== run 1 ==
## fir_7_7
module fir_7_7(
    input clk,
    input rst,
    input [7:0] weight_data,
    input [2:0] weight_idx,
    input weight_valid,
    output weight_ready,
    input [7:0] input_data,
    input input_valid,
    output input_ready,
    output [15:0] output_data,
    input output_ready,
    output output_valid 
    );
    reg i_ready;
    reg w_ready;
    assign input_ready = i_ready;
    assign weight_ready = w_ready;
    wire [15:0] products [6:0];
    wire [15:0] sums [ 5:0];
    reg [7:0] inputs [6:0];
    reg [7:0] weights [6:0];
    reg [15:0] result;
    assign output_data = result;
    reg output_valid_delay;
    reg output_valid_r;
    assign output_valid = output_valid_r;
    always@(posedge clk)
    begin
        if(input_valid & input_ready)
            output_valid_delay <= 1;
        else
            output_valid_delay <= 0;
        output_valid_r <= output_valid_delay;
    end
    always@(posedge clk)
    begin
        if(rst)
        begin
            inputs[0] <= 0;
            inputs[1] <= 0;
            inputs[2] <= 0;
            inputs[3] <= 0;
            inputs[4] <= 0;
            inputs[5] <= 0;
            inputs[6] <= 0;
            weights[0] <= 0;
            weights[1] <= 0;
            weights[2] <= 0;
            weights[3] <= 0;
            weights[4] <= 0;
            weights[5] <= 0;
            weights[6] <= 0;
            result <= 0;
            i_ready <= 0;
            w_ready <= 0;
        end else begin
            i_ready <= 1;
            w_ready <= 1;
            if(weight_ready & weight_valid)begin
                weights[weight_idx] <= weight_data;
            end
            if(input_valid & input_ready)begin
                inputs[0] <= input_data;
                inputs[1] <= inputs[0];
                inputs[2] <= inputs[1];
                inputs[3] <= inputs[2];
                inputs[4] <= inputs[3];
                inputs[5] <= inputs[4];
                inputs[6] <= inputs[5];
            end
            if(output_valid & output_ready)begin
                result <= sums[5];
            end
        end
    end
    multiplier m0(inputs[0], weights[0], products[0]);
    multiplier m1(inputs[1], weights[1], products[1]);
  ...
clock: 4.73 ns
lec_check: 0
abc_area: 0
cap_margin: 20
cell_pad_in_sites_global_placement: 3
core_aspect_ratio: 1.25
core_margin: 2
core_utilization: 65
cts_cluster_size: 17
gpl_routability_driven: 1
min_routing_layer: met2
place_density: 0.73
setup_slack_margin: 0.24
slew_margin: 20
tns_end_percent: 70
run.sh (not shown) runs the stock make flow with config.mk's settings and CLKGATE_MAP_FILE=.
Run 1 did not finish; the tool stopped in 3_1_place_gp_skip_io with error GPL-0301.
Input changes introduced in run 2 (baseline for comparison: run 1):
- clearing CELL_PAD_IN_SITES_GLOBAL_PLACEMENT, which used to be 3
- clearing TNS_END_PERCENT, which used to be 70
- clearing ABC_AREA, which used to be 0
- clearing CTS_CLUSTER_SIZE, which used to be 17
- clearing CORE_ASPECT_RATIO, which used to be 1.25
- clearing PLACE_DENSITY, which used to be 0.73
- swapping 65 for 40 in CORE_UTILIZATION
- clearing MIN_ROUTING_LAYER, which used to be met2
- clearing GPL_ROUTABILITY_DRIVEN, which used to be 1
- clearing SETUP_SLACK_MARGIN, which used to be 0.24
- swapping 4.73 for 9.06 in the clock period (ns, I/O delays scaled along)
Findings:
Every stage of the flow completed for run 2, and the final layout passed the timing, design-rule and antenna checks. As far as summed standard-cell area reported by yosys goes, run 2 and run 1 are indistinguishable; the numbers are identical. Cmp run 2 and run 1 / overall chip area / higher: run 2. Compared with run 1, in run 2 placeable core region now larger, die width now larger, effective utilization at floorplan now smaller. Between run 2 and run 1, height of the die is higher for run 2, run 1 comes in under that. Comparing run 1 against run 2, there is no change at all in compound-cell area share of the yosys netlist. Compared to run 1, run 2 has number of core rows 10 higher.
The following lists how run 3 was set up differently from run 2:
- CORE_UTILIZATION changed from 40 to 70
- HOLD_SLACK_MARGIN newly set to -0.08
- the clock period (ns, I/O delays scaled along) changed from 9.06 to 6.51
--- outcome ---
STATUS total power draw: run 3 loses against run 2
Run 3 finished all stages; however, its layout fails the closing checks, the failures being setup timing.
Compared to run 2, run 3 has minimum clock period after layout 0.37 ns lower.
When run 3 is measured against run 2, its wire length turns out 800 um higher.
The following lists how run 4 was set up differently from run 3:
- clearing HOLD_SLACK_MARGIN, which used to be -0.08
- putting CTS_CLUSTER_DIAMETER at 59 where nothing was set
- swapping 70 for 72 in CORE_UTILIZATION
- swapping 6.51 for 5.05 in the clock period (ns, I/O delays scaled along)
## What came out
On cell count after placement: run 4 sits below run 3.
NOTE via density per instance run 3->run 4 increased by a few percent
Run 3 → run 4: count of final setup violators saw an increase; routed wire length rose by 5.1%; critical path depth saw a decrease; clock group share of total power higher.
Looking at clock period minus final worst setup slack across both flows, run 4 is the stronger of the two, with run 3 trailing.
Sort run 3 and run 4 by overall via count from detail_route asc -> top: run 3
In run 4 the implementation ran to completion but is not tape-out ready, as the final checks report setup timing.
Deepest level of the CTS H-tree: run 4 vs run 3, no meaningful difference
Relative to run 3, the data required time at the worst endpoint of run 4 is lower by 1.45 ns.
According to the power report, total power for run 4 is higher than for run 3.

========
## build 83
The RTL this note starts from:
==> flow/design.v <==
`timescale 1ns / 1ps
module fir_7_7(
    input clk,
    input rst,
    input [7:0] weight_data,
    input [2:0] weight_idx,
    input weight_valid,
    output weight_ready,
    input [7:0] input_data,
    input input_valid,
    output input_ready,
    output [15:0] output_data,
    input output_ready,
    output output_valid 
    );
    reg i_ready;
    reg w_ready;
    assign input_ready = i_ready;
    assign weight_ready = w_ready;
    wire [15:0] products [6:0];
    wire [15:0] sums [ 5:0];
    reg [7:0] inputs [6:0];
    reg [7:0] weights [6:0];
    reg [15:0] result;
    assign output_data = result;
    reg output_valid_delay;
    reg output_valid_r;
    assign output_valid = output_valid_r;
    always@(posedge clk)
    begin
        if(input_valid & input_ready)
            output_valid_delay <= 1;
        else
            output_valid_delay <= 0;
        output_valid_r <= output_valid_delay;
    end
    always@(posedge clk)
    begin
        if(rst)
        begin
            inputs[0] <= 0;
            inputs[1] <= 0;
            inputs[2] <= 0;
            inputs[3] <= 0;
            inputs[4] <= 0;
            inputs[5] <= 0;
            inputs[6] <= 0;
            weights[0] <= 0;
            weights[1] <= 0;
            weights[2] <= 0;
            weights[3] <= 0;
            weights[4] <= 0;
            weights[5] <= 0;
            weights[6] <= 0;
            result <= 0;
            i_ready <= 0;
            w_ready <= 0;
        end else begin
            i_ready <= 1;
            w_ready <= 1;
            if(weight_ready & weight_valid)begin
                weights[weight_idx] <= weight_data;
            end
            if(input_valid & input_ready)begin
                inputs[0] <= input_data;
                inputs[1] <= inputs[0];
                inputs[2] <= inputs[1];
                inputs[3] <= inputs[2];
                inputs[4] <= inputs[3];
                inputs[5] <= inputs[4];
                inputs[6] <= inputs[5];
            end
            if(output_valid & output_ready)begin
                result <= sums[5];
            end
        end
    end
    multiplier m0(inputs[0], weights[0], products[0]);
    multiplier m1(inputs[1], weights[1], products[1]);
    multiplier m2(inputs[2], weights[2], products[2]);
    multiplier m3(inputs[3], weights[3], products[3]);
    multiplier m4(inputs[4], weights[4], products[4]);
    multiplier m5(inputs[5], weights[5], products[5]);
    multiplier m6(inputs[6], weights[6], products[6]);
    adder a0(products[0], products[1], sums[0]);
    adder a1(products[2], products[3], sums[1]);
    adder a2(products[4], products[5], sums[2]);
    adder a3(products[6], sums[0], sums[3]);
    adder a4(sums[1], sums[2], sums[4]);
    adder a5(sums[3], sums[4], sums[5]);
endmodule
module adder(
    input [15:0] addend1,
    input [15:0] addend2,
    output [15:0] sum
    );
    assign sum = addend1 + addend2;
endmodule
module multiplier(
    input [7:0] weight_data,
    input [7:0] input_data,
    output [15:0] product
    );
    assign product = weight_data * input_data;
endmodule
Settings: LEC_CHECK=0, CAP_MARGIN=20, CELL_PAD_IN_SITES_DETAIL_PLACEMENT=0, CORE_ASPECT_RATIO=0.56, CORE_MARGIN=2, CORE_UTILIZATION=27, CTS_CLUSTER_DIAMETER=201, CTS_CLUSTER_SIZE=100, HOLD_SLACK_MARGIN=0.04, MAX_ROUTING_LAYER=met4, MIN_ROUTING_LAYER=met1, PLACE_DENSITY_LB_ADDON=0.14, SETUP_SLACK_MARGIN=0.69, SLEW_MARGIN=20, TNS_END_PERCENT=50; clock period 9.79 ns.
Here is what was changed in the inputs of build 8 compared with build 83.
- MAX_ROUTING_LAYER no longer set, was met4
- CORE_UTILIZATION now 59, was 27
- CELL_PAD_IN_SITES_DETAIL_PLACEMENT no longer set, was 0
- CORE_ASPECT_RATIO no longer set, was 0.56
- CTS_CLUSTER_SIZE no longer set, was 100
- MIN_ROUTING_LAYER no longer set, was met1
- TNS_END_PERCENT no longer set, was 50
- HOLD_SLACK_MARGIN no longer set, was 0.04
- CTS_CLUSTER_DIAMETER no longer set, was 201
- SETUP_SLACK_MARGIN now 1.43, was 0.69
- PLACE_DENSITY_LB_ADDON no longer set, was 0.14
- the clock period (ns, I/O delays scaled along) now 5.78, was 9.79
### Flow results
The flow completed for build 8, but it is not clean: the layout still shows negative setup slack. A capturing instance or port of the critical path of result[11] is what build 8 shows, while result[14] belongs to build 83. In the metrics for build 8 and build 83, the one carrying the lower global-route usage is build 83. [compare] base=build 83 new=build 8: clock-pin slew on the worst setup and hold paths now sits at about the same level, core footprint now sits lower. Between build 8 and build 83, it is build 8 whose area share of buffers outside the clock network is higher, by 7.3 points. Cell with the largest stage delay on the worst path = sky130_fd_sc_hd__dfxtp_1: build 83; cell with the largest stage delay on the worst path = sky130_fd_sc_hd__fa_2: build 8. Going from build 83 to build 8, non-clock buffer count climbed 470%, sequential fraction of total cell area lost 0.82 points, wire length has decreased.
Here is what was changed in the inputs of build 59 compared with build 8.
- SETUP_SLACK_MARGIN changed from 1.43 to -0.11
- ABC_AREA newly set to 1
- CORE_UTILIZATION changed from 59 to 70
## What came out
No crash in build 59: every stage finished, but the layout fails its final checks due to negative setup slack. Finished, but not clean: build 8, with negative setup slack. Summary — initial core utilization, build 59 relative to build 8: higher, by 11 points. The footprint of the flip-flops and latches was comparable across build 8 and build 59. From build 8 to build 59 the numbers moved as follows: worst-case setup margin in the final layout up 0.065 ns, die boundary width now smaller, total global routing track utilization rose by 6.6 points. Total detailed-routing wirelength: build 59 worse than build 8. Diff build 8..build 59 | maximum clock path buffer count | unchanged. Relative to build 8, the cell count measured on build 59 has increased by more than 10%. From build 8 to build 59, number of antenna violations at the first check in global routing did not move at all. A timing endpoint of the critical path of result[11] is what build 8 shows, while result[14] belongs to build 59. For build 8, the cell at the slowest stage of the critical path was sky130_fd_sc_hd__fa_2, unlike build 59, where it was sky130_fd_sc_hd__fa_1.
For build 84, these inputs were changed with respect to build 59:
- changing CORE_UTILIZATION from 70 to 9
- removing SETUP_SLACK_MARGIN (formerly -0.11)
- removing ABC_AREA (formerly 1)
- changing the clock period (ns, I/O delays scaled along) from 5.78 to 9.52
## What came out
When the final numbers for build 84 and build 59 were put side by side, the final-stage net count turned out to be greater in build 59. Build 84 did not stop at any stage, and its layout met the timing, design-rule and antenna checks. Build 84 improves on build 59 in routed wire length. For the switching portion of total power, build 84 came in 14 points lower than build 59 did.
Power is estimated from default activity; no workload was simulated.
